==> design.v <==
module fp1(sig1, sig2, exp1, exp2, sign1, sign2, signew, expnew, signnew);
input wire [10:0] sig1, sig2; 
input wire [3:0] exp1, exp2;
input wire sign1, sign2;
output wire [21:0] signew;
output wire [4:0] expnew;
output wire signnew;
assign expnew = exp1 + exp2 - 3'b111;
assign signew = sig1 * sig2;
assign signnew = sign1 ^ sign2;
endmodule
module fp2(sig, exp, sign, fp_result, under, over);
input wire [21:0] sig;
input wire [4:0] exp;
input wire sign;
output wire [15:0] fp_result;
output wire under, over;
reg [21:0] tempsig;
reg [4:0] tempexp;
reg underflow;
reg overflow;
always @(*)
begin
	if(sig[20]==1'b0)
		begin
			tempsig = sig >> 1;
			tempexp = exp + 1'b1;
		end
	else 
		begin
			tempsig = sig;
			tempexp = exp;
		end
	if (tempexp > 5'd24) underflow = 1'b1;
	else underflow = 1'b0;
	if (tempexp[4]==1) overflow = 1'b1;
	else overflow =1'b0;
end
assign fp_result = {sign, tempexp[3:0], tempsig[19:9] };
assign under = underflow;
assign over = overflow;
endmodule
module fp_mul(clk, op1, op2, result, under, over);
input wire clk;
input wire [15:0] op1, op2;
output reg [15:0] result;
output reg under, over;
reg [15:0] op1reg, op2reg;
wire [21:0] signew;
wire [4:0] expnew;
wire signnew;
wire [15:0] fp_result;
wire fp_under, fp_over;
always @(posedge clk)
begin
	op1reg <= op1;
	op2reg <= op2;
	result <= fp_result;
	under <= fp_under;
	over <= fp_over;
end
fp1 stage1(.sig1(op1reg[10:0]), .sig2(op2reg[10:0]), .exp1(op1reg[14:11]), .exp2(op2reg[14:11]),
	.sign1(op1reg[15]), .sign2(op2reg[15]), .signew(signew), .expnew(expnew), .signnew(signnew));
fp2 stage2(.sig(signew), .exp(expnew), .sign(signnew), .fp_result(fp_result), .under(fp_under), .over(fp_over));
endmodule
==> run.sh <==
#!/bin/bash
# the make line also repeats each setting of config.mk as NAME=value (left out here)
make -C /OpenROAD-flow-scripts/flow DESIGN_CONFIG=/design/flow/config.mk WORK_HOME=/design/flow/orfs CLKGATE_MAP_FILE= finish
==> config.mk <==
export PLATFORM = sky130hd
export DESIGN_NAME = fp_mul
export DESIGN_NICKNAME = fp_mul
export VERILOG_FILES = /design/flow/design.v
export SDC_FILE = /design/flow/constraint.sdc
export NUM_CORES = 4
export LEC_CHECK = 0
export CAP_MARGIN = 20
export CELL_PAD_IN_SITES_DETAIL_PLACEMENT = 0
export CORE_ASPECT_RATIO = 0.83
export CORE_MARGIN = 2
export CORE_UTILIZATION = 18
export CTS_CLUSTER_DIAMETER = 300
export CTS_CLUSTER_SIZE = 99
export PLACE_DENSITY_LB_ADDON = 0.22
export SLEW_MARGIN = 35
export TNS_END_PERCENT = 70
==> constraint.sdc <==
create_clock -name core_clock -period 5.04 [get_ports {clk}]
set_input_delay 1.0080 -clock core_clock [delete_from_list [all_inputs] [get_ports {clk}]]
set_output_delay 1.0080 -clock core_clock [all_outputs]
set_load 0.01 [all_outputs]
==> reports/metrics.yaml, run 1 <==
placed_design:
  dp_slack_ns: -0.3966
  port_buffers: 50
  place.gp.congestion: 0.7259
  dpl.hpwl_um: 11250
setup_path:
  cp_num_buf_inv: 5
  required_ns: 5.26
  cp.depth: 19
  worstSetupEndpoint: "result[7]$_DFF_P_"
  slowest_delay_ns: 0.52
  reg2reg_to: "result[7]$_DFF_P_"
  cp_slowest_cell: "fa_1"
  reg2regPathDepth: 19
  crit_path_frequent_cell: "fa_1"
  crit_start: "op2reg[2]$_DFF_P_"
  cp_data_arrival_time_ns: 5.21
  worstReg2RegStart: "op2reg[2]$_DFF_P_"
  cp-end-kind: "flip-flop"
  critPathMaxFanout: 6
  start_kind: "flip-flop"
  crit_type: "flip-flop to flip-flop"
  r2r_slack_ns: 0.05
  cp_top_family: "adder cells"
  path_cells: "buf_12 > nand2_2 > fa_1 > fa_1 > fa_1 > inv_2 > fa_1 > inv_1 > fa_1 > inv_2 > ha_4 > and3_4 > and3_4 > o211ai_1 > a21boi_2 > o31ai_4 > buf_4 > a31o_2 > a221oi_2"
final_layout:
  nFillCells: 3181
  utilization: 0.2542
  finalNetCount: 849
  area_growth_pct: 38.69
global_route:
  groute.usage.overall: 0.08717
  use_met1: 0.1275
  grt_pass1_vias: 4127
  grt_use_met2: 0.1315
  met3_usage: 0.01650
  grt_pass1_wl_um: 21410
  grt_max_degree: 16
  grt-ovfl-total: 0
  grt.busiest_layer: "met2"
  antenna_found_initial: 0
yosys:
  ys_chip_area_um2: 5371
  netlist_instances: 566
  synth_top_cell_by_count: "inv_1"
  ys_ff: 50
  edf_count: 0
  logic_family: "adder cells"
  postSynthSeqShare: 0.1863
  synth-xor-area-share: 0.03075
  top_cell_area_share: 0.2944
  synthArstFlopShare: 0
  synth_area_um2: 5371
  synth.cellmix.simpleShare: 0.1554
  syn_area_per_cell_um2: 9.490
  synthTopCellsByCount: "inv_1, fa_1, and2_1"
  synth_top_cell_by_area: "fa_1"
  synth_stat.cells: 566
  syn_nets: 740
  adder_share: 0.4389
  synthTopCellsByArea: "fa_1, dfxtp_1, ha_1"
  synthAoiAreaFrac: 0.08316
  ff_type: "dfxtp_1"
  yosysWarnings: 2
  muxShareOfSynthArea: 0.01048
  synthDistinctLibCells: 53
clock_tree:
  cts_tree: "done"
  cts_root_buf: "clkbuf_16"
  clkLatencyLatePin_ns: 0.31
  cts_num_sinks: 50
  htree_num_levels: 2
  path_clk_slew_ns: 0.08
  cts_buffers: 5
  clk_path_buf_depth: 2
timing:
  finalHoldViolCount: 0
  setup_viol: 0
  slew_headroom: 0.7064
  period_used_share: 0.9894
  slew_violations: 0
  rsz0062_at_grt: "true"
  worstMarginPinSlew_ns: 0.4373
  fin_crit_ns: 4.987
  fmax_mhz: 200.5
  fin_ws_ns: 0.05324
  finalClockSkew_ns: 0.01259
flow_run:
  drv_cap: 0
  warnings: 27
floorplan:
  die_width_um: 193.6
  die_y_um: 161.4
  chip_area_um2: 31250
  pin_count: 51
  initial_core_util: 0.1833
  coreArea_um2: 29310
  rows: 57
detailed_routing:
  num_antenna_cells: 0
  final_antenna_net_count: 0
  wire_per_inst_um: 12.50
  via_per_inst: 3.816
  drtIter0Drc: 144
  num_vias: 4037
  wirelength_um: 13230
  dr.pass1.iters: 4
  drc: 0
pwr:
  pwr-share-comb: 0.796
  cell_internal_pwr_w: 0.002488
  p_comb_w: 0.00348
  netSwitchingFraction: 0.4301
  clock_power_w: 0.000352
  p_clk_frac: 0.081
  power.leakage_nw: 3.439
  p_seq_frac: 0.123
  vdd_drop_max_mv: 0.3865
  power_leader: "combinational logic"
  power_switching_w: 0.001877
  p_per_area_nw_per_um2: 585.9
  powerSeq_w: 0.000537
min_path:
  hold_class: "flip-flop to flip-flop"
  min_from: "op1reg[15]$_DFF_P_"
  min_path_cells: 1
  min_delay_worst_endpoint: "result[15]$_DFF_P_"
outcome:
  status: "finished clean"
[area by class of cell]
class                   instances  area [µm²]  area share
multi-input cells             382        4188      0.5621
repair buffers                126        1176      0.1579
clock buffers                   5       125.1     0.01680
clock inverters                 2       13.76    0.001847
well taps                     383       479.2     0.06433
flip-flops and latches         50        1055      0.1416
inverters                     110       412.9     0.05542
[routing by layer]
layer,vias up,routed length (µm)
met5,-,0
met4,0,130
met3,7,451
met2,44,5807
met1,2003,6839
li1,1983,-
[through the flow]
| stage | power (W) | std cells | hold slack [ns] | instance area [µm²] | TNS (ns) |
|---|---|---|---|---|---|
| finish | 0.004365 | 1058 | 0.4201 | 7450 | 0 |
| global route | 0.004804 | 1058 | 0.4388 | 7450 | -0.7855 |
| CTS | 0.004246 | 1054 | 0.4253 | 7283 | 0 |
| detailed placement | 0.003520 | 1044 | 0.4196 | 6887 | -4.705 |
| global placement | 0.003544 | 1044 | 0.4132 | 6887 | -3.441 |
| floorplan | 0.002519 | 566 | 0.4056 | 5538 | 0 |
[timing repair]
| item | CTS | global route |
|---|---|---|
| hold buffers | 0 | 0 |
| setup buffers | 3 | 5 |
| gates cloned | 1 | 0 |
| setup endpoints to repair | 17 | 17 |
| pin swaps | 42 | 36 |
| hold endpoints to repair | 0 | 0 |
| gates resized | 61 | 31 |
==> inputs of run 2 (changes only) <==
- ABC_AREA: unset -> 1
- CORE_ASPECT_RATIO: 0.83 -> 1.0
- CORE_MARGIN: 2 -> 10
- CORE_UTILIZATION: 18 -> 47
- PLACE_DENSITY_LB_ADDON: 0.22 -> unset
- SETUP_SLACK_MARGIN: unset -> -0.25
- TNS_END_PERCENT: 70 -> 100
==> run 2 against run 1 <==
- die size down 46%
- sequential share of layout area rose by 0.71 points
- clock power up 13%
- via count up 12%
- clock skew fell by 0.00079 ns
- synthesized cell count rose by 32%
- largest power group unchanged
==> reports/metrics.yaml, run 2 <==
pwr:
  p_per_area_nw_per_um2: 559.1  # -4.6%
  clock_power_w: 0.000399  # +13%
  power_switching_w: 0.001846  # -1.7%
  power_leader: "combinational logic"
  cell_internal_pwr_w: 0.001960  # -21%
  p_clk_frac: 0.105  # +0.024
  p_seq_frac: 0.142  # +0.019
  p_comb_w: 0.00287  # -18%
  power.leakage_nw: 4.012  # +17%
  netSwitchingFraction: 0.4850  # +0.05490
  vdd_drop_max_mv: 0.3092  # -20%
  powerSeq_w: 0.000539  # about the same
  pwr-share-comb: 0.753  # -0.043
clock_tree:
  post-cts-setup-buffer-count: 0  # -3
  cts_tree: "done"
  htree_num_levels: 2  # unchanged
  cts_hold_buf: 0  # unchanged
  cts_num_sinks: 50  # unchanged
  ctsResizeCount: 0  # -100%
  path_clk_slew_ns: 0.07  # about the same
  cts_buffers: 5  # unchanged
  cts_root_buf: "clkbuf_16"
  clk_path_buf_depth: 2  # unchanged
  clkLatencyLatePin_ns: 0.31  # about the same
floorplan:
  chip_area_um2: 17020  # -46%
  die_y_um: 130.5  # -19%
  rows: 40  # -30%
  pin_count: 51  # unchanged
  coreArea_um2: 11960  # -59%
  die_width_um: 130.5  # -33%
  initial_core_util: 0.4795  # +0.2962
setup_path:
  reg2reg_to: "under$_DFF_P_"
  cp_slowest_cell: "fa_1"
  worstReg2RegStart: "op1reg[8]$_DFF_P_"
  required_ns: 5.28  # +0.02 ns
  crit_start: "op1reg[8]$_DFF_P_"
  cp-end-kind: "flip-flop"
  slowest_delay_ns: 0.54  # +0.02 ns
  reg2regPathDepth: 21  # +2
  crit_type: "flip-flop to flip-flop"
  path_cells: "nand2_1 > fa_1 > inv_1 > fa_1 > fa_1 > fa_1 > inv_1 > fa_1 > inv_1 > ha_1 > nand2_2 > inv_1 > a21oi_1 > nand2_1 > nand2_1 > nand3_2 > nand2_2 > nand2_2 > o21ai_2 > nand2_1 > nor2_1"
  cp_num_buf_inv: 4  # -1
  crit_path_frequent_cell: "fa_1"
  r2r_slack_ns: 0.11  # +0.06 ns
  worstSetupEndpoint: "under$_DFF_P_"
  cp_data_arrival_time_ns: 5.16  # -0.05 ns
  critPathMaxFanout: 13  # +7
  cp_top_family: "adder cells"
  cp.depth: 21  # +2
  start_kind: "flip-flop"
detailed_routing:
  final_antenna_net_count: 0  # unchanged
  drtIter0Drc: 144  # unchanged
  dr.pass1.iters: 4  # unchanged
  num_vias: 4526  # +12%
  drc: 0  # unchanged
  wire_per_inst_um: 12.64  # +1.1%
  via_per_inst: 4.671  # +22%
  num_antenna_cells: 0  # unchanged
  wirelength_um: 12250  # -7.4%
global_route:
  grt_pass1_vias: 4940  # +20%
  grt-ovfl-total: 0  # unchanged
  grt_max_degree: 17  # +1
  grt_pass1_wl_um: 22070  # +3.1%
  antenna_found_initial: 0  # unchanged
  groute.usage.overall: 0.1618  # +0.07459
yosys:
  ff_type: "dfxtp_1"
  ys_chip_area_um2: 5736  # +6.8%
  logic_family: "adder cells"
  syn_nets: 923  # +25%
  synth.cellmix.simpleShare: 0.2031  # +0.04773
  synthTopCellsByArea: "fa_1, dfxtp_1, nand2_1"
  top_cell_area_share: 0.2757  # -0.01869
  edf_count: 0  # unchanged
  postSynthSeqShare: 0.1745  # -0.01183
  yosysWarnings: 2  # unchanged
  netlist_instances: 749  # +32%
  synthDistinctLibCells: 34  # -36%
  synthAoiAreaFrac: 0.03905  # -0.04411
  muxShareOfSynthArea: 0  # -0.01048
  synth_top_cell_by_area: "fa_1"
  synth_area_um2: 5736  # +6.8%
  synth-xor-area-share: 0.02138  # -0.009369
  synthTopCellsByCount: "nand2_1, inv_1, fa_1"
  synthArstFlopShare: 0  # unchanged
  synth_top_cell_by_count: "nand2_1"
  syn_area_per_cell_um2: 7.658  # -19%
  synth_stat.cells: 749  # +32%
  adder_share: 0.4110  # -0.02786
  ys_ff: 50  # unchanged
timing:
  worstMarginPinSlew_ns: 0.4334  # -0.003916 ns
  slew_violations: 0  # unchanged
  fmax_mhz: 203.0  # +1.2%
  setup_viol: 0  # unchanged
  finalHoldViolCount: 0  # unchanged
  period_used_share: 0.9775  # -0.01190
  setup_tns_ns: 0  # unchanged
  slew_headroom: 0.7107  # +0.004310
  fin_crit_ns: 4.927  # -0.05997 ns
  finalClockSkew_ns: 0.01180  # -0.0007906 ns
outcome:
  status: "finished clean"
placed_design:
  place.gp.congestion: 0.8993  # +24%
  dpl.hpwl_um: 10980  # -2.4%
  port_buffers: 50  # unchanged
min_path:
  hold_class: "flip-flop to flip-flop"
  min_delay_worst_endpoint: "result[15]$_DFF_P_"
  min_from: "op1reg[15]$_DFF_P_"
  min_path_cells: 1  # unchanged
final_layout:
  area_growth_pct: 18.67
  utilization: 0.5690  # +0.3149
  finalNetCount: 995  # +17%
flow_run:
  warnings: 26  # -3.7%
  drv_cap: 0  # unchanged
## run 2: through the flow
step	worst slack, ns	power, W	cells	cell area, µm²	hold WS [ns]
after floorplan	0.1610	0.002565	749	5736	0.4056
after global placement	0.09525	0.003435	961	6626	0.4143
after detailed placement	0.05419	0.003439	961	6626	0.4218
after CTS	0.02728	0.003869	969	6795	0.4335
after global routing	-0.2482	0.004319	969	6807	0.4379
final	0.1132	0.003805	969	6807	0.4245
## run 2: cell type report
class	instances	area, µm²
clock buffer	5	125.1
tap	147	183.9
inverter	201	754.5
timing repair buffer	89	818.3
sequential	50	1012
clock inverter	3	43.79
multi-input combinational	474	3869
fill	1122	5155
## run 2: routing by layer
| layer | GRT usage | routed length (µm) | up-vias |
|---|---|---|---|
| li1 | - | - | 2301 |
| met4 | 0.04513 | 205 | 0 |
| met3 | 0.02820 | 480 | 12 |
| met5 | 0 | 0 | - |
| met2 | 0.2935 | 6366 | 68 |
| met1 | 0.1919 | 5197 | 2145 |
==> inputs of run 3 (changes only) <==
- CELL_PAD_IN_SITES_DETAIL_PLACEMENT: 0 -> unset
- CORE_ASPECT_RATIO: 1.0 -> unset
- CORE_MARGIN: 10 -> 2
- CORE_UTILIZATION: 47 -> 72
- CTS_CLUSTER_DIAMETER: 300 -> unset
- CTS_CLUSTER_SIZE: 99 -> 74
- HOLD_SLACK_MARGIN: unset -> -0.09
- PLACE_DENSITY_LB_ADDON: unset -> 0.25
- SETUP_SLACK_MARGIN: -0.25 -> -0.06
- SLEW_MARGIN: 35 -> 20
- TNS_END_PERCENT: 100 -> unset
- clock period: 5.04 -> 4.22 ns (I/O delays scaled with it)
==> run 3 against run 2 <==
- the run now fails in 4_1_cts
- synthesized cell count did not move
- area after synthesis did not move
- die size fell by 49%
==> reports/metrics.yaml, run 3 <==
yosys:
  syn_area_per_cell_um2: 7.658  # unchanged
  synthArstFlopShare: 0  # unchanged
  netlist_instances: 749  # unchanged
  postSynthSeqShare: 0.1745  # unchanged
  yosysWarnings: 2  # unchanged
  synthAoiAreaFrac: 0.03905  # unchanged
  synth_top_cell_by_count: "nand2_1"
  synthTopCellsByCount: "nand2_1, inv_1, fa_1"
  ys_chip_area_um2: 5736  # unchanged
  synth-xor-area-share: 0.02138  # unchanged
  synth_stat.cells: 749  # unchanged
  synth_top_cell_by_area: "fa_1"
  logic_family: "adder cells"
  synth_area_um2: 5736  # unchanged
  adder_share: 0.4110  # unchanged
  ys_ff: 50  # unchanged
  syn_nets: 923  # unchanged
  synthDistinctLibCells: 34  # unchanged
  top_cell_area_share: 0.2757  # unchanged
  edf_count: 0  # unchanged
  synthTopCellsByArea: "fa_1, dfxtp_1, nand2_1"
  muxShareOfSynthArea: 0  # unchanged
  ff_type: "dfxtp_1"
  synth.cellmix.simpleShare: 0.2031  # unchanged
placed_design:
  place_inst: 950  # -1.1%
  dpl.hpwl_um: 12920  # +18%
  place_area_um2: 7029  # +6.1%
  place.gp.congestion: 0.9641  # +7.2%
  port_buffers: 50  # unchanged
floorplan:
  initial_core_util: 0.7422  # +0.2627
  pin_count: 51  # unchanged
  coreArea_um2: 7727  # -35%
  chip_area_um2: 8696  # -49%
  die_y_um: 93.25  # -29%
  rows: 32  # -20%
  die_width_um: 93.25  # -29%
outcome:
  stop_stage: "4_1_cts"
  error: "[ERROR DPL-0033] detailed placement checks failed during check placement."
  status: "did not finish"
## run 3: through the flow
step / setup WS [ns] / util
2_1_floorplan: -0.1268 / -
3_3_place_gp: -0.4780 / 0.9097
3_5_place_dp: -0.6384 / 0.9097
==> inputs of run 4 (changes only) <==
- CELL_PAD_IN_SITES_DETAIL_PLACEMENT: unset -> 0
- CORE_ASPECT_RATIO: unset -> 0.93
- CTS_CLUSTER_DIAMETER: unset -> 300
- CTS_CLUSTER_SIZE: 74 -> 99
- HOLD_SLACK_MARGIN: -0.09 -> unset
- MAX_ROUTING_LAYER: unset -> met4
- PLACE_DENSITY_LB_ADDON: 0.25 -> 0.01
- SETUP_SLACK_MARGIN: -0.06 -> -0.24
- SLEW_MARGIN: 20 -> 35
- TNS_END_PERCENT: unset -> 70
- clock period: 4.22 -> 4.57 ns (I/O delays scaled with it)
==> run 4 against run 3 <==
- the run fails in 5_1_grt
- synthesized cell count did not move
- die size barely moved
- area after synthesis stayed put
==> reports/metrics.yaml, run 4 <==
outcome:
  status: "did not finish"
  stop_stage: "5_1_grt"
  error: "[ERROR GRT-0232] Routing congestion too high. Check the congestion heatmap in the GUI."
yosys:
  ys_chip_area_um2: 5736  # unchanged
  muxShareOfSynthArea: 0  # unchanged
  synthAoiAreaFrac: 0.03905  # unchanged
  synth_stat.cells: 749  # unchanged
  synthArstFlopShare: 0  # unchanged
  ys_ff: 50  # unchanged
  synthTopCellsByArea: "fa_1, dfxtp_1, nand2_1"
  top_cell_area_share: 0.2757  # unchanged
  synth_area_um2: 5736  # unchanged
  synthTopCellsByCount: "nand2_1, inv_1, fa_1"
  postSynthSeqShare: 0.1745  # unchanged
  syn_nets: 923  # unchanged
  ff_type: "dfxtp_1"
  edf_count: 0  # unchanged
  adder_share: 0.4110  # unchanged
  synth_top_cell_by_area: "fa_1"
  synth_top_cell_by_count: "nand2_1"
  netlist_instances: 749  # unchanged
  synth-xor-area-share: 0.02138  # unchanged
  yosysWarnings: 2  # unchanged
  logic_family: "adder cells"
  syn_area_per_cell_um2: 7.658  # unchanged
  synth.cellmix.simpleShare: 0.2031  # unchanged
  synthDistinctLibCells: 34  # unchanged
placed_design:
  port_buffers: 50  # unchanged
  place_area_um2: 6784  # -3.5%
  place.gp.congestion: 0.9134  # -5.3%
  place_inst: 942  # -0.84%
  dpl.hpwl_um: 11280  # -13%
global_route:
  groute.usage.overall: 0.7348
  grt-ovfl-total: 39
floorplan:
  rows: 31  # -3.1%
  initial_core_util: 0.7394  # -0.002873
  coreArea_um2: 7757  # +0.39%
  pin_count: 51  # unchanged
  die_y_um: 90.07  # -3.4%
  chip_area_um2: 8696  # about the same
  die_width_um: 96.55  # +3.5%
clock_tree:
  clk_path_buf_depth: 2
  cts_hold_buf: 0
  cts_root_buf: "clkbuf_8"
  htree_num_levels: 2
  cts_buffers: 5
  cts_num_sinks: 50
[run 4: layer usage]
metal	GRT usage	GRT overflow
met1	0.7472	0
met2	0.8762	23
met3	0.5289	0
met4	0.7101	16
met5	-	-
[run 4: stage by stage]
step / setup TNS [ns] / hold WS, ns / setup slack (ns)
3_3_place_gp: -4.188 / 0.4067 / -0.3173
2_1_floorplan: -2.987 / 0.4056 / -0.2391
3_5_place_dp: -5.988 / 0.4148 / -0.4560
4_1_cts: -3.193 / 0.4311 / -0.2394
[run 4: repair_timing]
| item | CTS |
|---|---|
| setup endpoints to repair | 17 |
| gates resized | 33 |
| setup buffers | 6 |
| pin swaps | 11 |
| cloned | 0 |
==> inputs of run 5 (changes only) <==
- CELL_PAD_IN_SITES_DETAIL_PLACEMENT: 0 -> unset
- CORE_ASPECT_RATIO: 0.93 -> unset
- CTS_CLUSTER_DIAMETER: 300 -> 50
- CTS_CLUSTER_SIZE: 99 -> 36
- MAX_ROUTING_LAYER: met4 -> unset
- PLACE_DENSITY_LB_ADDON: 0.01 -> 0.27
- SETUP_SLACK_MARGIN: -0.24 -> 0.95
- SLEW_MARGIN: 35 -> 0
- TNS_END_PERCENT: 70 -> unset
- clock period: 4.57 -> 4.98 ns (I/O delays scaled with it)
==> run 5 against run 4 <==
- the run again fails in 5_1_grt
- synthesized cell count is the same
- die size about the same
- area after synthesis did not move
==> reports/metrics.yaml, run 5 <==
outcome:
  status: "did not finish"
  stop_stage: "5_1_grt"
  error: "[ERROR GRT-0232] Routing congestion too high. Check the congestion heatmap in the GUI."
global_route:
  grt-ovfl-total: 31
  groute.usage.overall: 0.7369
yosys:
  synth_top_cell_by_area: "fa_1"
  synth_area_um2: 5736  # unchanged
  edf_count: 0  # unchanged
  ys_chip_area_um2: 5736  # unchanged
  synthDistinctLibCells: 34  # unchanged
  ff_type: "dfxtp_1"
  logic_family: "adder cells"
  synth_stat.cells: 749  # unchanged
  netlist_instances: 749  # unchanged
  syn_area_per_cell_um2: 7.658  # unchanged
  adder_share: 0.4110  # unchanged
  syn_nets: 923  # unchanged
  synthArstFlopShare: 0  # unchanged
  muxShareOfSynthArea: 0  # unchanged
  synthTopCellsByArea: "fa_1, dfxtp_1, nand2_1"
  top_cell_area_share: 0.2757  # unchanged
  synth_top_cell_by_count: "nand2_1"
  yosysWarnings: 2  # unchanged
  synthAoiAreaFrac: 0.03905  # unchanged
  synthTopCellsByCount: "nand2_1, inv_1, fa_1"
  synth.cellmix.simpleShare: 0.2031  # unchanged
  ys_ff: 50  # unchanged
  postSynthSeqShare: 0.1745  # unchanged
  synth-xor-area-share: 0.02138  # unchanged
floorplan:
  pin_count: 51  # unchanged
  coreArea_um2: 7727  # -0.39%
  die_width_um: 93.25  # -3.4%
  die_y_um: 93.25  # +3.5%
  initial_core_util: 0.7422  # +0.002873
  chip_area_um2: 8696  # about the same
  rows: 32  # +3.2%
clock_tree:
  cts_root_buf: "clkbuf_8"
  cts_num_sinks: 50  # unchanged
  cts_buffers: 5  # unchanged
  clk_path_buf_depth: 2  # unchanged
  htree_num_levels: 2  # unchanged
placed_design:
  place.gp.congestion: 0.9190  # +0.61%
  dp_slack_ns: 0.01053  # +0.4666 ns
  port_buffers: 50  # unchanged
  dpl.hpwl_um: 11210  # -0.66%
## run 5: stage by stage
stage               hold WS [ns]  std cells  power, W  area [µm²]
floorplan                 0.4056        749  0.002965        6071
global placement          0.4125        882  0.003603        6469
detailed placement        0.4251        882  0.003709        6469
CTS                       0.4398        926  0.004404        7076
## run 5: timing repair
item,CTS
hold buffers,0
pin swaps,23
endpoints found under the setup margin,17
setup buffers,35
gates resized,69
hold endpoints to repair,0
gates cloned,1
## run 5: layer usage
| layer | GRT overflow | global-route usage |
|---|---|---|
| met5 | 0 | 0.1090 |
| met4 | 13 | 0.7598 |
| met3 | 0 | 0.5802 |
| met2 | 17 | 0.9251 |
| met1 | 1 | 0.7157 |
==> inputs of run 6 (changes only) <==
- CAP_MARGIN: 20 -> 0
- CELL_PAD_IN_SITES_DETAIL_PLACEMENT: unset -> 0
- CORE_ASPECT_RATIO: unset -> 0.83
- CORE_UTILIZATION: 72 -> 71
- CTS_CLUSTER_DIAMETER: 50 -> 43
- CTS_CLUSTER_SIZE: 36 -> 75
- HOLD_SLACK_MARGIN: unset -> -0.1
- PLACE_DENSITY_LB_ADDON: 0.27 -> unset
- SETUP_SLACK_MARGIN: 0.95 -> 0.56
- SLEW_MARGIN: 0 -> 35
- TNS_END_PERCENT: unset -> 70
- clock period: 4.98 -> 4.93 ns (I/O delays scaled with it)
==> run 6 against run 5 <==
- the run again fails in 5_1_grt
- area after synthesis is the same
- die size grew 1.4%
- synthesized cell count is the same
==> reports/metrics.yaml, run 6 <==
clock_tree:
  cts_num_sinks: 50  # unchanged
  cts_root_buf: "clkbuf_8"
  clk_path_buf_depth: 2  # unchanged
  htree_num_levels: 2  # unchanged
  cts_buffers: 5  # unchanged
  cts_hold_buf: 0  # unchanged
placed_design:
  port_buffers: 50  # unchanged
  dpl.hpwl_um: 11090  # -1.1%
  dp_slack_ns: 0.01964  # +0.009104 ns
  place_area_um2: 6477  # +0.14%
  place.gp.congestion: 0.9813  # +6.8%
yosys:
  synthAoiAreaFrac: 0.03905  # unchanged
  netlist_instances: 749  # unchanged
  ff_type: "dfxtp_1"
  muxShareOfSynthArea: 0  # unchanged
  synth_area_um2: 5736  # unchanged
  yosysWarnings: 2  # unchanged
  syn_area_per_cell_um2: 7.658  # unchanged
  logic_family: "adder cells"
  synthTopCellsByArea: "fa_1, dfxtp_1, nand2_1"
  adder_share: 0.4110  # unchanged
  synth.cellmix.simpleShare: 0.2031  # unchanged
  synth-xor-area-share: 0.02138  # unchanged
  edf_count: 0  # unchanged
  ys_chip_area_um2: 5736  # unchanged
  synthDistinctLibCells: 34  # unchanged
  syn_nets: 923  # unchanged
  synthTopCellsByCount: "nand2_1, inv_1, fa_1"
  ys_ff: 50  # unchanged
  top_cell_area_share: 0.2757  # unchanged
  synth_stat.cells: 749  # unchanged
  synth_top_cell_by_area: "fa_1"
  synth_top_cell_by_count: "nand2_1"
  postSynthSeqShare: 0.1745  # unchanged
  synthArstFlopShare: 0  # unchanged
floorplan:
  chip_area_um2: 8817  # +1.4%
  coreArea_um2: 7729  # about the same
  die_width_um: 102.7  # +10%
  die_y_um: 85.89  # -7.9%
  rows: 29  # -9.4%
  initial_core_util: 0.7421  # about the same
  pin_count: 51  # unchanged
outcome:
  status: "did not finish"
  stop_stage: "5_1_grt"
  error: "[ERROR GRT-0232] Routing congestion too high. Check the congestion heatmap in the GUI."
global_route:
  grt-ovfl-total: 354
  groute.usage.overall: 0.8685
[run 6: what timing repair did]
item,4_1_cts
setup endpoints to repair,17
buffers inserted,32
pin swaps,33
resized,70
[run 6: layer usage]
layer | overflow | GRT usage
met2 | 253 | 1.099
met1 | 2 | 0.8063
met4 | 99 | 0.9927
met3 | 0 | 0.6536
met5 | 0 | 0.2071
[run 6: stage by stage]
step | utilization | power [W] | cells | hold slack, ns
after detailed placement | 0.8381 | 0.003720 | 892 | 0.4317
after global placement | 0.8381 | 0.003653 | 892 | 0.4173
after floorplan | - | 0.002969 | 749 | 0.4056
after CTS | 0.9131 | 0.004454 | 932 | 0.4490
==> inputs of run 7 (changes only) <==
- ABC_AREA: 1 -> unset
- CAP_MARGIN: 0 -> 20
- CELL_PAD_IN_SITES_DETAIL_PLACEMENT: 0 -> unset
- CORE_ASPECT_RATIO: 0.83 -> unset
- CORE_UTILIZATION: 71 -> 68
- CTS_CLUSTER_DIAMETER: 43 -> unset
- CTS_CLUSTER_SIZE: 75 -> unset
- HOLD_SLACK_MARGIN: -0.1 -> unset
- PLACE_DENSITY: unset -> 0.67
- SETUP_SLACK_MARGIN: 0.56 -> 1.02
- SLEW_MARGIN: 35 -> 20
- TNS_END_PERCENT: 70 -> unset
- clock period: 4.93 -> 5.21 ns (I/O delays scaled with it)
==> run 7 against run 6 <==
- now fails the layout checks on negative setup slack
- synthesized cell count shrank 24%
- die size down 2.2%
- area after synthesis fell by 6.3%
==> reports/metrics.yaml, run 7 <==
outcome:
  status: "complete, but fails checks"
  check-failures: "negative setup slack"
yosys:
  synth_top_cell_by_area: "fa_1"
  synth_top_cell_by_count: "inv_1"
  synthArstFlopShare: 0  # unchanged
  edf_count: 0  # unchanged
  synthTopCellsByArea: "fa_1, dfxtp_1, ha_1"
  top_cell_area_share: 0.2944  # +0.01869
  ys_ff: 50  # unchanged
  syn_area_per_cell_um2: 9.490  # +24%
  ys_chip_area_um2: 5371  # -6.3%
  synth.cellmix.simpleShare: 0.1554  # -0.04773
  synth_stat.cells: 566  # -24%
  synthAoiAreaFrac: 0.08316  # +0.04411
  netlist_instances: 566  # -24%
  synth-xor-area-share: 0.03075  # +0.009369
  synthTopCellsByCount: "inv_1, fa_1, and2_1"
  muxShareOfSynthArea: 0.01048  # +0.01048
  postSynthSeqShare: 0.1863  # +0.01183
  yosysWarnings: 2  # unchanged
  synthDistinctLibCells: 53  # +56%
  ff_type: "dfxtp_1"
  syn_nets: 740  # -20%
  synth_area_um2: 5371  # -6.3%
  adder_share: 0.4389  # +0.02786
  logic_family: "adder cells"
timing:
  period_used_share: 1.032
  worstMarginPinSlew_ns: 0.4900
  slew_violations: 0
  setup_viol: 16
  fmax_mhz: 185.9
  fin_crit_ns: 5.379
  slew_headroom: 0.6725
  finalHoldViolCount: 0
  hold_ws_ns: 0.4506
  finalClockSkew_ns: 0.005297
  fin_ws_ns: -0.1690
  rsz0062_at_grt: "true"
min_path:
  min_from: "op2reg[15]$_DFF_P_"
  hold_class: "flip-flop to flip-flop"
  min_path_cells: 1
  min_delay_worst_endpoint: "result[15]$_DFF_P_"
floorplan:
  die_y_um: 92.88  # +8.1%
  pin_count: 51  # unchanged
  coreArea_um2: 7687  # -0.53%
  rows: 32  # +10%
  chip_area_um2: 8626  # -2.2%
  initial_core_util: 0.6987  # -0.04338
  die_width_um: 92.88  # -9.5%
clock_tree:
  cts_num_sinks: 50  # unchanged
  cts_buffers: 5  # unchanged
  cts_tree: "done"
  cts_root_buf: "clkbuf_8"
  clk_path_buf_depth: 2  # unchanged
  path_clk_slew_ns: 0.11
  clkLatencyLatePin_ns: 0.32
  htree_num_levels: 2  # unchanged
detailed_routing:
  num_vias: 4962
  via_per_inst: 6.386
  num_antenna_cells: 0
  drtIter0Drc: 515
  dr.pass1.iters: 19
  wire_per_inst_um: 23.91
  wirelength_um: 18580
  drc: 0
  final_antenna_net_count: 0
global_route:
  grt_pass1_wl_um: 23440
  groute.usage.overall: 0.3584
  grt_max_degree: 19
  antenna_found_initial: 0
  grt_pass1_vias: 4939
  grt-ovfl-total: 0
setup_path:
  slowest_delay_ns: 0.58
  cp_num_buf_inv: 5
  cp_slowest_cell: "fa_1"
  crit_start: "op2reg[4]$_DFF_P_"
  path_cells: "buf_2 > nand2_2 > fa_1 > inv_1 > fa_1 > fa_1 > fa_1 > inv_1 > fa_2 > inv_2 > ha_4 > and3_4 > o211ai_1 > buf_4 > a21boi_2 > nor4_1 > o311ai_1 > o211a_1"
  cp-end-kind: "flip-flop"
  worstSetupEndpoint: "result[8]$_DFF_P_"
  required_ns: 5.47
  reg2reg_to: "result[8]$_DFF_P_"
  reg2regPathDepth: 18
  crit_type: "flip-flop to flip-flop"
  r2r_slack_ns: -0.17
  critPathMaxFanout: 6
  cp_data_arrival_time_ns: 5.64
  crit_path_frequent_cell: "fa_1"
  cp_top_family: "adder cells"
  worstReg2RegStart: "op2reg[4]$_DFF_P_"
  start_kind: "flip-flop"
  cp.depth: 18
placed_design:
  place_inst: 739  # -17%
  dpl.hpwl_um: 10420  # -6.0%
  dp_slack_ns: -0.1028  # -0.1225 ns
  port_buffers: 50  # unchanged
  place.gp.congestion: 0.8962  # -8.7%
pwr:
  power_leader: "combinational logic"
  p_seq_frac: 0.109
  p_clk_frac: 0.054
  pwr-share-comb: 0.837
  netSwitchingFraction: 0.4891
  power.leakage_nw: 3.431
  clock_power_w: 0.000259
  power_w: 0.004804
  vdd_drop_max_mv: 0.4260
  powerSeq_w: 0.000525
  cell_internal_pwr_w: 0.002455
  power_switching_w: 0.002350
  p_comb_w: 0.00402
  p_per_area_nw_per_um2: 671.5
final_layout:
  utilization: 0.9307
  fin_cells: 777
  area_growth_pct: 33.19
  finalNetCount: 848
flow_run:
  drv_cap: 0
  warnings: 31
## run 7: routing by layer
layer,track usage,routed length [µm],up-vias
met1,0.3973,6161,2393
met2,0.6347,9085,412
met5,0,0,-
met4,0.2230,1718,0
met3,0.06265,1610,168
li1,-,-,1989
## run 7: area by class of cell
type | instances | area [µm²]
multi-input cells | 382 | 4312
repair buffers | 125 | 1151
flip-flops and latches | 50 | 1054
fillers | 260 | 533.0
inverters | 110 | 412.9
well taps | 102 | 127.6
clock buffers | 5 | 68.82
clock inverters | 3 | 28.78
## run 7: timing repair
item / 4_1_cts / 5_1_grt
cloned: 1 / 0
hold endpoints to repair: 0 / 0
gates resized: 58 / 39
endpoints found under the setup margin: 17 / 17
hold buffers: 0 / 0
setup buffers: 22 / 7
pin swaps: 34 / 13
## run 7: stage by stage
stage / setup TNS [ns] / cell area (µm²)
finish: -1.541 / 7154
global route: -1.948 / 7154
CTS: 0 / 6907
detailed placement: -0.5010 / 6431
global placement: -0.1055 / 6431
floorplan: 0 / 5688
==> inputs of run 8 (changes only) <==
- ABC_AREA: unset -> 1
- CORE_UTILIZATION: 68 -> 72
- CTS_CLUSTER_SIZE: unset -> 74
- HOLD_SLACK_MARGIN: unset -> -0.09
- PLACE_DENSITY: 0.67 -> unset
- PLACE_DENSITY_LB_ADDON: unset -> 0.26
- SETUP_SLACK_MARGIN: 1.02 -> -0.06
- clock period: 5.21 -> 4.8 ns (I/O delays scaled with it)
==> run 8 against run 7 <==
- the flow now stops in 5_1_grt
- die size grew 0.81%
- area after synthesis increased by 6.8%
- synthesized cell count up 32%
==> reports/metrics.yaml, run 8 <==
outcome:
  status: "did not finish"
  stop_stage: "5_1_grt"
  error: "[ERROR GRT-0232] Routing congestion too high. Check the congestion heatmap in the GUI."
yosys:
  edf_count: 0  # unchanged
  synth.cellmix.simpleShare: 0.2031  # +0.04773
  synthAoiAreaFrac: 0.03905  # -0.04411
  muxShareOfSynthArea: 0  # -0.01048
  synthTopCellsByArea: "fa_1, dfxtp_1, nand2_1"
  yosysWarnings: 2  # unchanged
  postSynthSeqShare: 0.1745  # -0.01183
  synth_top_cell_by_count: "nand2_1"
  ff_type: "dfxtp_1"
  synthArstFlopShare: 0  # unchanged
  logic_family: "adder cells"
  adder_share: 0.4110  # -0.02786
  synth_stat.cells: 749  # +32%
  ys_chip_area_um2: 5736  # +6.8%
  top_cell_area_share: 0.2757  # -0.01869
  synth_area_um2: 5736  # +6.8%
  synthDistinctLibCells: 34  # -36%
  synth-xor-area-share: 0.02138  # -0.009369
  synthTopCellsByCount: "nand2_1, inv_1, fa_1"
  synth_top_cell_by_area: "fa_1"
  ys_ff: 50  # unchanged
  netlist_instances: 749  # +32%
  syn_area_per_cell_um2: 7.658  # -19%
  syn_nets: 923  # +25%
clock_tree:
  htree_num_levels: 2  # unchanged
  cts_hold_buf: 0  # unchanged
  clk_path_buf_depth: 2  # unchanged
  cts_root_buf: "clkbuf_8"
  cts_buffers: 5  # unchanged
  cts_num_sinks: 50  # unchanged
floorplan:
  die_y_um: 93.25  # +0.40%
  rows: 32  # unchanged
  chip_area_um2: 8696  # +0.81%
  coreArea_um2: 7727  # +0.52%
  initial_core_util: 0.7422  # +0.04350
  pin_count: 51  # unchanged
  die_width_um: 93.25  # +0.40%
placed_design:
  place.gp.congestion: 0.9234  # +3.0%
  dpl.hpwl_um: 11870  # +14%
  port_buffers: 50  # unchanged
  dp_slack_ns: -0.2533  # -0.1505 ns
global_route:
  groute.usage.overall: 0.6620
  grt-ovfl-total: 35
-- run 8: timing repair --
| action | 4_1_cts |
|---|---|
| buffers inserted | 2 |
| endpoints found under the setup margin | 17 |
| resized | 40 |
| pin swaps | 15 |
-- run 8: stage by stage --
stage	utilization	TNS (ns)	instance area (µm²)	std cells	hold slack, ns
4_1_cts	0.8993	-0.1160	6949	940	0.4410
3_5_place_dp	0.8674	-1.957	6703	932	0.4254
3_3_place_gp	0.8674	-0.01776	6703	932	0.4158
2_1_floorplan	-	-0.3698	5737	749	0.4056
-- run 8: per-layer routing --
layer	global-route usage	GRT overflow
met1	0.6574	0
met2	0.9035	23
met3	0.4077	0
met4	0.6875	12
met5	0.02564	0
==> inputs of run 9 (changes only) <==
- CELL_PAD_IN_SITES_DETAIL_PLACEMENT: unset -> 0
- CORE_ASPECT_RATIO: unset -> 0.83
- CORE_UTILIZATION: 72 -> 70
- CTS_CLUSTER_DIAMETER: unset -> 43
- CTS_CLUSTER_SIZE: 74 -> 75
- HOLD_SLACK_MARGIN: -0.09 -> -0.1
- PLACE_DENSITY_LB_ADDON: 0.26 -> unset
- SETUP_SLACK_MARGIN: -0.06 -> -0.38
- SLEW_MARGIN: 20 -> 35
- TNS_END_PERCENT: unset -> 70
- clock period: 4.8 -> 4.01 ns (I/O delays scaled with it)
==> run 9 against run 8 <==
- the layout now fails its checks (negative setup slack)
- die size up 2.8%
- synthesized cell count unchanged
- area after synthesis unchanged
==> reports/metrics.yaml, run 9 <==
placed_design:
  place_area_um2: 7010  # +4.6%
  dp_slack_ns: -0.8442  # -0.5909 ns
  dpl.hpwl_um: 12090  # +1.9%
  place_inst: 963  # +3.3%
  place.gp.congestion: 0.8922  # -3.4%
  port_buffers: 50  # unchanged
setup_path:
  cp-end-kind: "flip-flop"
  cp_num_buf_inv: 7
  cp_slowest_cell: "fa_1"
  required_ns: 4.29
  path_cells: "buf_6 > nand2_1 > fa_1 > fa_1 > inv_2 > fa_1 > inv_2 > fa_1 > inv_1 > ha_1 > ha_1 > buf_4 > buf_4 > nand2_1 > buf_4 > nor3_1 > nand2_1 > nand3_1 > nand2_1 > nor2_1"
  start_kind: "flip-flop"
  critPathMaxFanout: 6
  crit_type: "flip-flop to flip-flop"
  reg2regPathDepth: 20
  worstSetupEndpoint: "result[10]$_SDFF_PN0_"
  slowest_delay_ns: 0.65
  cp.depth: 20
  cp_top_family: "adder cells"
  cp_data_arrival_time_ns: 5.61
  r2r_slack_ns: -1.33
  worstReg2RegStart: "op2reg[7]$_DFF_P_"
  crit_start: "op2reg[7]$_DFF_P_"
  reg2reg_to: "result[10]$_SDFF_PN0_"
clock_tree:
  htree_num_levels: 2  # unchanged
  clk_path_buf_depth: 2  # unchanged
  cts_tree: "done"
  path_clk_slew_ns: 0.11
  clkLatencyLatePin_ns: 0.36
  cts_root_buf: "clkbuf_8"
  cts_num_sinks: 50  # unchanged
  cts_buffers: 5  # unchanged
yosys:
  synthArstFlopShare: 0  # unchanged
  synthAoiAreaFrac: 0.03905  # unchanged
  adder_share: 0.4110  # unchanged
  synthTopCellsByCount: "nand2_1, inv_1, fa_1"
  edf_count: 0  # unchanged
  postSynthSeqShare: 0.1745  # unchanged
  logic_family: "adder cells"
  ys_ff: 50  # unchanged
  synth_top_cell_by_count: "nand2_1"
  synthTopCellsByArea: "fa_1, dfxtp_1, nand2_1"
  synthDistinctLibCells: 34  # unchanged
  synth_area_um2: 5736  # unchanged
  synth_stat.cells: 749  # unchanged
  syn_area_per_cell_um2: 7.658  # unchanged
  synth-xor-area-share: 0.02138  # unchanged
  ys_chip_area_um2: 5736  # unchanged
  syn_nets: 923  # unchanged
  netlist_instances: 749  # unchanged
  top_cell_area_share: 0.2757  # unchanged
  yosysWarnings: 2  # unchanged
  ff_type: "dfxtp_1"
  synth_top_cell_by_area: "fa_1"
  synth.cellmix.simpleShare: 0.2031  # unchanged
  muxShareOfSynthArea: 0  # unchanged
timing:
  finalHoldViolCount: 0
  slew_violations: 0
  worstMarginPinSlew_ns: 0.5699
  setup_tns_ns: -19.02
  fin_ws_ns: -1.326
  fmax_mhz: 187.4
  finalClockSkew_ns: 0.01991
  fin_crit_ns: 5.336
  rsz0062_at_grt: "true"
  setup_viol: 17
  slew_headroom: 0.6171
  period_used_share: 1.331
min_path:
  hold_class: "flip-flop to flip-flop"
  min_from: "op1reg[15]$_DFF_P_"
  min_path_cells: 1
  min_delay_worst_endpoint: "result[15]$_DFF_P_"
detailed_routing:
  final_antenna_net_count: 0
  num_vias: 6604
  wirelength_um: 26100
  dr.pass1.iters: 17
  drtIter0Drc: 1129
  via_per_inst: 6.578
  wire_per_inst_um: 25.99
  drc: 0
final_layout:
  area_growth_pct: 35.47
  finalNetCount: 1063
  fin_cells: 1004
  final_area_um2: 7770
outcome:
  status: "complete, but fails checks"
  check-failures: "negative setup slack"
pwr:
  p_per_area_nw_per_um2: 967.5
  power.leakage_nw: 4.382
  power_w: 0.007517
  cell_internal_pwr_w: 0.003552
  power_leader: "combinational logic"
  pwr-share-comb: 0.850
  netSwitchingFraction: 0.5275
  clock_power_w: 0.000436
  powerSeq_w: 0.000692
  p_seq_frac: 0.092
  p_comb_w: 0.00639
  vdd_drop_max_mv: 0.7492
  power_switching_w: 0.003966
  p_clk_frac: 0.058
flow_run:
  drv_cap: 0
  warnings: 33
global_route:
  grt_pass1_vias: 6250
  groute.usage.overall: 0.4445
  antenna_found_initial: 3
  grt_max_degree: 17
  grt-ovfl-total: 0
  grt_pass1_wl_um: 29790
floorplan:
  die_width_um: 103.4  # +11%
  coreArea_um2: 8070  # +4.4%
  chip_area_um2: 8937  # +2.8%
  rows: 30  # -6.3%
  pin_count: 51  # unchanged
  initial_core_util: 0.7107  # -0.03153
  die_y_um: 86.47  # -7.3%
==> run 9: what timing repair did <==
action / 4_1_cts / 5_1_grt
hold buffers: 0 / 0
pin swaps: 37 / 31
buffers inserted: 17 / 18
endpoints found under the setup margin: 17 / 17
endpoints found under the hold margin: 0 / 0
resized: 55 / 76
==> run 9: per-stage QoR <==
| stage | hold WS, ns | util |
|---|---|---|
| after detailed placement | 0.4206 | 0.8687 |
| final | 0.4591 | 0.9628 |
| after global placement | 0.4161 | 0.8687 |
| after CTS | 0.4397 | 0.9146 |
| after floorplan | 0.4056 | - |
| after global routing | 0.4772 | 0.9622 |
==> run 9: layout make-up <==
type	instances	area [µm²]
Antenna cell	2	5.005
Clock buffer	6	82.58
Clock inverter	2	38.79
Fill cell	174	300.3
Inverter	201	754.5
Multi-Input combinational cell	474	4287
Sequential cell	50	1067
Tap cell	112	140.1
Timing Repair Buffer	157	1395
==> run 9: per-layer routing <==
layer	wire length, µm	up-vias	GRT usage
met3	4287	377	0.1153
met1	7598	2902	0.4905
li1	-	2452	-
met4	3274	2	0.3074
met5	15	-	0
met2	10920	871	0.7443
==> inputs of run 10 (changes only) <==
- ABC_AREA: 1 -> unset
- CELL_PAD_IN_SITES_DETAIL_PLACEMENT: 0 -> unset
- CORE_ASPECT_RATIO: 0.83 -> 1.53
- CORE_MARGIN: 2 -> 3
- CORE_UTILIZATION: 70 -> 58
- CTS_CLUSTER_DIAMETER: 43 -> 64
- CTS_CLUSTER_SIZE: 75 -> 23
- GPL_ROUTABILITY_DRIVEN: unset -> 0
- GPL_TIMING_DRIVEN: unset -> 0
- HOLD_SLACK_MARGIN: -0.1 -> 0.23
- MAX_ROUTING_LAYER: unset -> met4
- PLACE_DENSITY_LB_ADDON: unset -> 0.3
- SETUP_SLACK_MARGIN: -0.38 -> 0.44
- SLEW_MARGIN: 35 -> 20
- TNS_END_PERCENT: 70 -> 95
- clock period: 4.01 -> 3.25 ns (I/O delays scaled with it)
==> run 10 against run 9 <==
- non-clock buffer count fell by 21
- routed wire length down 25%
- area after synthesis fell by 6.3%
- clock-buffer cell count decreased by 1
- global-route usage down 15 points
- still fails the layout checks on negative setup slack
- flip-flop count is the same
- critical path depth shrank 1
- core utilization shrank 11 points
- via count shrank 24%
- sequential share of layout area down 0.16 points
- setup slack lost 1.0 ns
- cell count is 21% lower
- highest routed layer is now met4
==> reports/metrics.yaml, run 10 <==
clock_tree:
  path_clk_slew_ns: 0.08  # -0.03 ns
  cts_tree: "done"
  cts_buffers: 5  # unchanged
  clkLatencyLatePin_ns: 0.32  # -0.04 ns
  htree_num_levels: 2  # unchanged
  clk_path_buf_depth: 2  # unchanged
  cts_num_sinks: 50  # unchanged
  cts_root_buf: "clkbuf_16"
floorplan:
  pin_count: 51  # unchanged
  rows: 42  # +40%
  die_y_um: 125.0  # +45%
  coreArea_um2: 8828  # +9.4%
  initial_core_util: 0.6084  # -0.1023
  chip_area_um2: 10480  # +17%
  die_width_um: 83.80  # -19%
yosys:
  muxShareOfSynthArea: 0.01048  # +0.01048
  synthArstFlopShare: 0  # unchanged
  ff_type: "dfxtp_1"
  synth_stat.cells: 566  # -24%
  logic_family: "adder cells"
  synth_area_um2: 5371  # -6.3%
  synthDistinctLibCells: 53  # +56%
  synth.cellmix.simpleShare: 0.1554  # -0.04773
  postSynthSeqShare: 0.1863  # +0.01183
  synthAoiAreaFrac: 0.08316  # +0.04411
  edf_count: 0  # unchanged
  syn_nets: 740  # -20%
  yosysWarnings: 2  # unchanged
  synthTopCellsByArea: "fa_1, dfxtp_1, ha_1"
  synth-xor-area-share: 0.03075  # +0.009369
  synth_top_cell_by_area: "fa_1"
  ys_ff: 50  # unchanged
  netlist_instances: 566  # -24%
  ys_chip_area_um2: 5371  # -6.3%
  adder_share: 0.4389  # +0.02786
  synthTopCellsByCount: "inv_1, fa_1, and2_1"
  syn_area_per_cell_um2: 9.490  # +24%
  top_cell_area_share: 0.2944  # +0.01869
  synth_top_cell_by_count: "inv_1"
pwr:
  powerSeq_w: 0.000832  # +20%
  p_seq_frac: 0.095  # +0.003
  vdd_drop_max_mv: 0.8932  # +19%
  pwr-share-comb: 0.839  # -0.011
  power_w: 0.008785  # +17%
  cell_internal_pwr_w: 0.004452  # +25%
  clock_power_w: 0.000586  # +34%
  p_clk_frac: 0.067  # +0.009
  power_switching_w: 0.004334  # +9.3%
  power_leader: "combinational logic"
  p_comb_w: 0.00737  # +15%
  power.leakage_nw: 3.584  # -18%
  netSwitchingFraction: 0.4933  # -0.03429
  p_per_area_nw_per_um2: 1167  # +21%
setup_path:
  start_kind: "flip-flop"
  cp_top_family: "adder cells"
  critPathMaxFanout: 10  # +4
  crit_type: "flip-flop to flip-flop"
  cp_slowest_cell: "fa_1"
  required_ns: 3.50  # -0.79 ns
  crit_path_frequent_cell: "fa_1"
  cp.depth: 19  # -5.0%
  r2r_slack_ns: -2.34  # -1.01 ns
  slowest_delay_ns: 0.56  # -0.09 ns
  worstReg2RegStart: "op1reg[6]$_DFF_P_"
  crit_start: "op1reg[6]$_DFF_P_"
  worstSetupEndpoint: "result[8]$_DFF_P_"
  reg2reg_to: "result[8]$_DFF_P_"
  path_cells: "clkbuf_8 > nand2_1 > fa_1 > fa_1 > inv_1 > fa_1 > fa_1 > inv_2 > fa_1 > inv_2 > ha_4 > and3_4 > and3_4 > o211ai_1 > buf_4 > a21boi_4 > nor4_2 > o311ai_1 > o211a_1"
  cp-end-kind: "flip-flop"
  cp_num_buf_inv: 5  # -2
  reg2regPathDepth: 19  # -5.0%
  cp_data_arrival_time_ns: 5.84  # +0.23 ns
detailed_routing:
  via_per_inst: 6.271  # -4.7%
  wirelength_um: 19540  # -25%
  dr.pass1.iters: 7  # -10
  num_antenna_cells: 0  # -2
  drtIter0Drc: 355  # -69%
  wire_per_inst_um: 24.55  # -5.5%
  final_antenna_net_count: 0  # unchanged
  num_vias: 4992  # -24%
  drc: 0  # unchanged
outcome:
  check-failures: "negative setup slack"
  status: "complete, but fails checks"
min_path:
  min_path_cells: 1  # unchanged
  hold_class: "flip-flop to flip-flop"
  min_from: "op2reg[15]$_DFF_P_"
  min_delay_worst_endpoint: "result[15]$_DFF_P_"
final_layout:
  flop_area_um2: 1022  # -4.2%
  final_area_um2: 7530  # -3.1%
  finalNetCount: 859  # -19%
  logic_area_um2: 4375  # +2.1%
  area_growth_pct: 40.18
  nFillCells: 429  # +150%
flow_run:
  warnings: 29  # -12%
  drv_cap: 0  # unchanged
timing:
  period_used_share: 1.719  # +0.3888
  fin_ws_ns: -2.338  # -1.012 ns
  finalClockSkew_ns: 0.01070  # -0.009202 ns
  slew_headroom: 0.5503  # -0.06681
  fin_crit_ns: 5.588  # +0.2522 ns
  hold_ws_ns: 0.4407  # -0.01844 ns
  slew_violations: 0  # unchanged
  fmax_mhz: 179.0  # -4.5%
  worstMarginPinSlew_ns: 0.6661  # +0.09614 ns
  setup_viol: 17  # unchanged
  rsz0062_at_grt: "true"
  finalHoldViolCount: 0  # unchanged
global_route:
  grt-ovfl-total: 0  # unchanged
  grt_pass1_wl_um: 23780  # -20%
  groute.usage.overall: 0.2914  # -0.1531
  grt_pass1_vias: 5034  # -19%
  grt_max_degree: 19  # +2
  antenna_found_initial: 0  # -3
placed_design:
  dpl.hpwl_um: 9581  # -21%
  place_area_um2: 6326  # -9.8%
  port_buffers: 50  # unchanged
## run 10: layout make-up
| class | count | share of cell area |
|---|---|---|
| repair buffers | 112 | 0.1456 |
| plain buffers | 24 | 0.04403 |
| well taps | 110 | 0.01828 |
| clock buffers | 5 | 0.01662 |
| clock inverters | 3 | 0.003822 |
| multi-input cells | 382 | 0.5811 |
| inverters | 110 | 0.05484 |
| flip-flops and latches | 50 | 0.1358 |
## run 10: timing repair
| item | in CTS | in global routing |
|---|---|---|
| resized | 59 | 66 |
| hold buffers | 0 | 0 |
| cloned | 1 | 3 |
| pin swaps | 30 | 31 |
| buffers inserted | 27 | 31 |
| setup endpoints to repair | 17 | 17 |
## run 10: through the flow
step | setup TNS (ns) | std cells | worst slack [ns] | util
floorplan | -25.59 | 566 | -1.622 | -
global placement | -32.85 | 726 | -2.083 | 0.7166
detailed placement | -33.48 | 726 | -2.113 | 0.7166
CTS | -30.52 | 762 | -1.866 | 0.7908
global route | -37.49 | 796 | -2.341 | 0.8529
finish | -36.99 | 796 | -2.338 | 0.8529
## run 10: per-layer routing
layer,global-route usage,vias to the layer above,part of all wire
met1,0.3046,2471,0.32
met4,0.1638,0,0.097
met5,-,-,0
li1,-,2009,-
met2,0.5223,338,0.51
met3,0.03555,174,0.072
==> inputs of run 11 (changes only) <==
- ABC_AREA: unset -> 1
- CELL_PAD_IN_SITES_GLOBAL_PLACEMENT: unset -> 3
- CORE_ASPECT_RATIO: 1.53 -> 0.5
- CORE_MARGIN: 3 -> 2
- CORE_UTILIZATION: 58 -> 28
- CTS_CLUSTER_DIAMETER: 64 -> 347
- CTS_CLUSTER_SIZE: 23 -> 98
- GPL_ROUTABILITY_DRIVEN: 0 -> unset
- GPL_TIMING_DRIVEN: 0 -> unset
- HOLD_SLACK_MARGIN: 0.23 -> -0.07
- MAX_ROUTING_LAYER: met4 -> unset
- PLACE_DENSITY_LB_ADDON: 0.3 -> unset
- SETUP_SLACK_MARGIN: 0.44 -> -0.21
- TNS_END_PERCENT: 95 -> unset
- clock period: 3.25 -> 5.3 ns (I/O delays scaled with it)
==> run 11 against run 10 <==
- the run now finishes clean
- via count down 10%
- clock power decreased by 38%
- synthesized cell count grew 32%
- routed wire length down 26%
- cell area is 8.1% lower
- critical endpoint is now under$_DFF_P_
- global-route usage fell by 15 points
- worst hold slack got worse by 0.017 ns
==> reports/metrics.yaml, run 11 <==
yosys:
  postSynthSeqShare: 0.1745  # -0.01183
  muxShareOfSynthArea: 0  # -0.01048
  synth-xor-area-share: 0.02138  # -0.009369
  ys_chip_area_um2: 5736  # +6.8%
  synth_top_cell_by_area: "fa_1"
  yosysWarnings: 2  # unchanged
  synth.cellmix.simpleShare: 0.2031  # +0.04773
  syn_area_per_cell_um2: 7.658  # -19%
  synth_top_cell_by_count: "nand2_1"
  synthTopCellsByCount: "nand2_1, inv_1, fa_1"
  adder_share: 0.4110  # -0.02786
  synthAoiAreaFrac: 0.03905  # -0.04411
  syn_nets: 923  # +25%
  synth_stat.cells: 749  # +32%
  netlist_instances: 749  # +32%
  ys_ff: 50  # unchanged
  ff_type: "dfxtp_1"
  top_cell_area_share: 0.2757  # -0.01869
  synthDistinctLibCells: 34  # -36%
  synth_area_um2: 5736  # +6.8%
  synthArstFlopShare: 0  # unchanged
  logic_family: "adder cells"
  synthTopCellsByArea: "fa_1, dfxtp_1, nand2_1"
  edf_count: 0  # unchanged
setup_path:
  required_ns: 5.55  # +2.05 ns
  slowest_delay_ns: 0.54  # -0.02 ns
  cp_num_buf_inv: 4  # -1
  cp-end-kind: "flip-flop"
  crit_type: "flip-flop to flip-flop"
  start_kind: "flip-flop"
  cp.depth: 21  # +2
  crit_start: "op2reg[9]$_DFF_P_"
  cp_data_arrival_time_ns: 5.38  # -0.46 ns
  crit_path_frequent_cell: "fa_1"
  r2r_slack_ns: 0.17  # +2.51 ns
  cp_slowest_cell: "fa_1"
  cp_top_family: "adder cells"
  critPathMaxFanout: 13  # +3
  path_cells: "nand2_1 > fa_1 > fa_1 > inv_1 > fa_1 > fa_1 > inv_1 > fa_1 > inv_1 > ha_1 > nand2_2 > inv_1 > a21oi_1 > nand2_1 > nand2_1 > nand3_2 > nand2_2 > nand2_2 > o21ai_2 > nand2_1 > nor2_1"
  worstSetupEndpoint: "under$_DFF_P_"
  reg2reg_to: "under$_DFF_P_"
  worstReg2RegStart: "op2reg[9]$_DFF_P_"
  reg2regPathDepth: 21  # +2
pwr:
  powerSeq_w: 0.000517  # -38%
  power.leakage_nw: 3.989  # +11%
  p_comb_w: 0.00282  # -62%
  pwr-share-comb: 0.762  # -0.077
  vdd_drop_max_mv: 0.2507  # -72%
  p_clk_frac: 0.098  # +0.031
  power_switching_w: 0.001889  # -56%
  p_seq_frac: 0.140  # +0.045
  p_per_area_nw_per_um2: 534.4  # -54%
  netSwitchingFraction: 0.5106  # +0.01733
  clock_power_w: 0.000363  # -38%
  power_leader: "combinational logic"
  cell_internal_pwr_w: 0.001810  # -59%
detailed_routing:
  final_antenna_net_count: 0  # unchanged
  num_vias: 4491  # -10%
  drc: 0  # unchanged
  dr.pass1.iters: 4  # -3
  num_antenna_cells: 0  # unchanged
  wire_per_inst_um: 13.35  # -46%
  drtIter0Drc: 183  # -48%
  wirelength_um: 14460  # -26%
  via_per_inst: 4.147  # -34%
floorplan:
  initial_core_util: 0.2901  # -0.3184
  chip_area_um2: 21710  # +110%
  coreArea_um2: 19770  # +120%
  rows: 36  # -14%
  die_width_um: 206.4  # +150%
  pin_count: 51  # unchanged
  die_y_um: 105.2  # -16%
min_path:
  min_from: "op1reg[15]$_DFF_P_"
  min_delay_worst_endpoint: "result[15]$_DFF_P_"
  hold_class: "flip-flop to flip-flop"
  min_path_cells: 1  # unchanged
flow_run:
  drv_cap: 0  # unchanged
  warnings: 28  # -3.4%
placed_design:
  dpl.hpwl_um: 12920  # +35%
  place_area_um2: 6763  # +6.9%
  port_buffers: 50  # unchanged
  place.gp.congestion: 0.7547
timing:
  worstMarginPinSlew_ns: 0.4659  # -0.2002 ns
  fin_crit_ns: 5.131  # -0.4571 ns
  finalHoldViolCount: 0  # unchanged
  slew_headroom: 0.6890  # +0.1387
  fmax_mhz: 194.9  # +8.9%
  setup_viol: 0  # -17
  period_used_share: 0.9681  # -0.7513
  finalClockSkew_ns: 0.008860  # -0.001844 ns
  slew_violations: 0  # unchanged
clock_tree:
  cts_buffers: 5  # unchanged
  cts_num_sinks: 50  # unchanged
  cts_tree: "done"
  htree_num_levels: 2  # unchanged
  path_clk_slew_ns: 0.08  # about the same
  cts_hold_buf: 0  # unchanged
  clkLatencyLatePin_ns: 0.31  # about the same
  cts_root_buf: "clkbuf_16"
  clk_path_buf_depth: 2  # unchanged
final_layout:
  area_growth_pct: 20.68
  finalNetCount: 990  # +15%
  utilization: 0.3500  # -0.5029
  final_area_um2: 6922  # -8.1%
  flop_area_um2: 1006  # -1.6%
  nFillCells: 2163  # +400%
  logic_area_um2: 3869  # -12%
global_route:
  grt-ovfl-total: 0  # unchanged
  antenna_found_initial: 0  # unchanged
  groute.usage.overall: 0.1436  # -0.1478
  grt_pass1_vias: 4466  # -11%
  grt_pass1_wl_um: 23870  # +0.38%
  grt_max_degree: 19  # unchanged
outcome:
  status: "finished clean"
run 11: layer usage:
| metal | GRT usage | vias to the layer above | wire length [µm] |
|---|---|---|---|
| met1 | 0.2295 | 2137 | 8082 |
| li1 | - | 2302 | - |
| met5 | 0 | - | 0 |
| met4 | 0.01684 | 0 | 59 |
| met2 | 0.1971 | 47 | 5748 |
| met3 | 0.03088 | 5 | 573 |
run 11: final cells by class:
type                            count  area share
Multi-Input combinational cell    474      0.5589
Inverter                          201      0.1090
Tap cell                          266     0.04808
Clock buffer                        5     0.01808
Sequential cell                    50      0.1453
Clock inverter                      3    0.004158
Timing Repair Buffer               84      0.1164
run 11: per-stage QoR:
step                      setup TNS [ns]  hold WS (ns)  cells  setup slack, ns  total power (W)
after global routing             -0.7504        0.4510   1083          -0.1906         0.004185
after CTS                       -0.01843        0.4274   1083         -0.01843         0.003793
after global placement                 0        0.4065   1075          0.09477         0.003426
after floorplan                        0        0.4056    749           0.4210         0.002439
after detailed placement               0        0.4159   1075         0.009165         0.003384
final                                  0        0.4235   1083           0.1693         0.003699
run 11: repair_timing:
| item | in CTS | in global routing |
|---|---|---|
| setup endpoints to repair | 0 | 9 |
| setup buffers | 0 | 0 |
| resized | 0 | 4 |
==> inputs of run 12 (changes only) <==
- ABC_AREA: 1 -> unset
- CELL_PAD_IN_SITES_GLOBAL_PLACEMENT: 3 -> unset
- CORE_ASPECT_RATIO: 0.5 -> unset
- CORE_UTILIZATION: 28 -> 71
- CTS_CLUSTER_DIAMETER: 347 -> unset
- CTS_CLUSTER_SIZE: 98 -> 36
- HOLD_SLACK_MARGIN: -0.07 -> unset
- PLACE_DENSITY: unset -> 0.65
- SETUP_SLACK_MARGIN: -0.21 -> unset
- clock period: 5.3 -> 4.39 ns (I/O delays scaled with it)
==> run 12 against run 11 <==
- synthesized cell count down 24%
- the run now fails in 5_1_grt
- area after synthesis is 6.3% lower
- die size shrank 62%
==> reports/metrics.yaml, run 12 <==
yosys:
  muxShareOfSynthArea: 0.01048  # +0.01048
  synth_stat.cells: 566  # -24%
  logic_family: "adder cells"
  synthAoiAreaFrac: 0.08316  # +0.04411
  synth_top_cell_by_area: "fa_1"
  synth-xor-area-share: 0.03075  # +0.009369
  ys_chip_area_um2: 5371  # -6.3%
  synth_area_um2: 5371  # -6.3%
  syn_nets: 740  # -20%
  synthTopCellsByArea: "fa_1, dfxtp_1, ha_1"
  synth.cellmix.simpleShare: 0.1554  # -0.04773
  postSynthSeqShare: 0.1863  # +0.01183
  edf_count: 0  # unchanged
  syn_area_per_cell_um2: 9.490  # +24%
  synthArstFlopShare: 0  # unchanged
  netlist_instances: 566  # -24%
  synthTopCellsByCount: "inv_1, fa_1, and2_1"
  adder_share: 0.4389  # +0.02786
  ys_ff: 50  # unchanged
  top_cell_area_share: 0.2944  # +0.01869
  ff_type: "dfxtp_1"
  yosysWarnings: 2  # unchanged
  synth_top_cell_by_count: "inv_1"
  synthDistinctLibCells: 53  # +56%
floorplan:
  pin_count: 51  # unchanged
  coreArea_um2: 7292  # -63%
  chip_area_um2: 8277  # -62%
  rows: 31  # -14%
  die_width_um: 90.98  # -56%
  initial_core_util: 0.7366  # +0.4466
  die_y_um: 90.98  # -14%
outcome:
  error: "[ERROR DPL-0038] Utilization greater than 100%, impossible to legalize"
  status: "did not finish"
  stop_stage: "5_1_grt"
placed_design:
  place_inst: 758  # -29%
  place.gp.congestion: 0.8899  # +18%
  port_buffers: 50  # unchanged
  dpl.hpwl_um: 11350  # -12%
clock_tree:
  htree_num_levels: 2  # unchanged
  cts_root_buf: "clkbuf_8"
  cts_buffers: 5  # unchanged
  cts_num_sinks: 50  # unchanged
  clk_path_buf_depth: 2  # unchanged
-- run 12: repair_timing --
| item | 4_1_cts |
|---|---|
| endpoints found under the setup margin | 17 |
| setup buffers | 12 |
| gates resized | 76 |
| hold buffers | 0 |
| pin swaps | 42 |
-- run 12: through the flow --
| stage | TNS [ns] | setup slack (ns) | hold WS, ns | cell area (µm²) | total power [W] |
|---|---|---|---|---|---|
| after CTS | -10.10 | -0.6512 | 0.4387 | 7008 | 0.005223 |
| after detailed placement | -12.08 | -0.8691 | 0.4230 | 6568 | 0.004258 |
| after global placement | -9.227 | -0.6513 | 0.4070 | 6568 | 0.004048 |
| after floorplan | -6.187 | -0.4818 | 0.4056 | 5688 | 0.003105 |
Power and IR drop assume default switching activity.
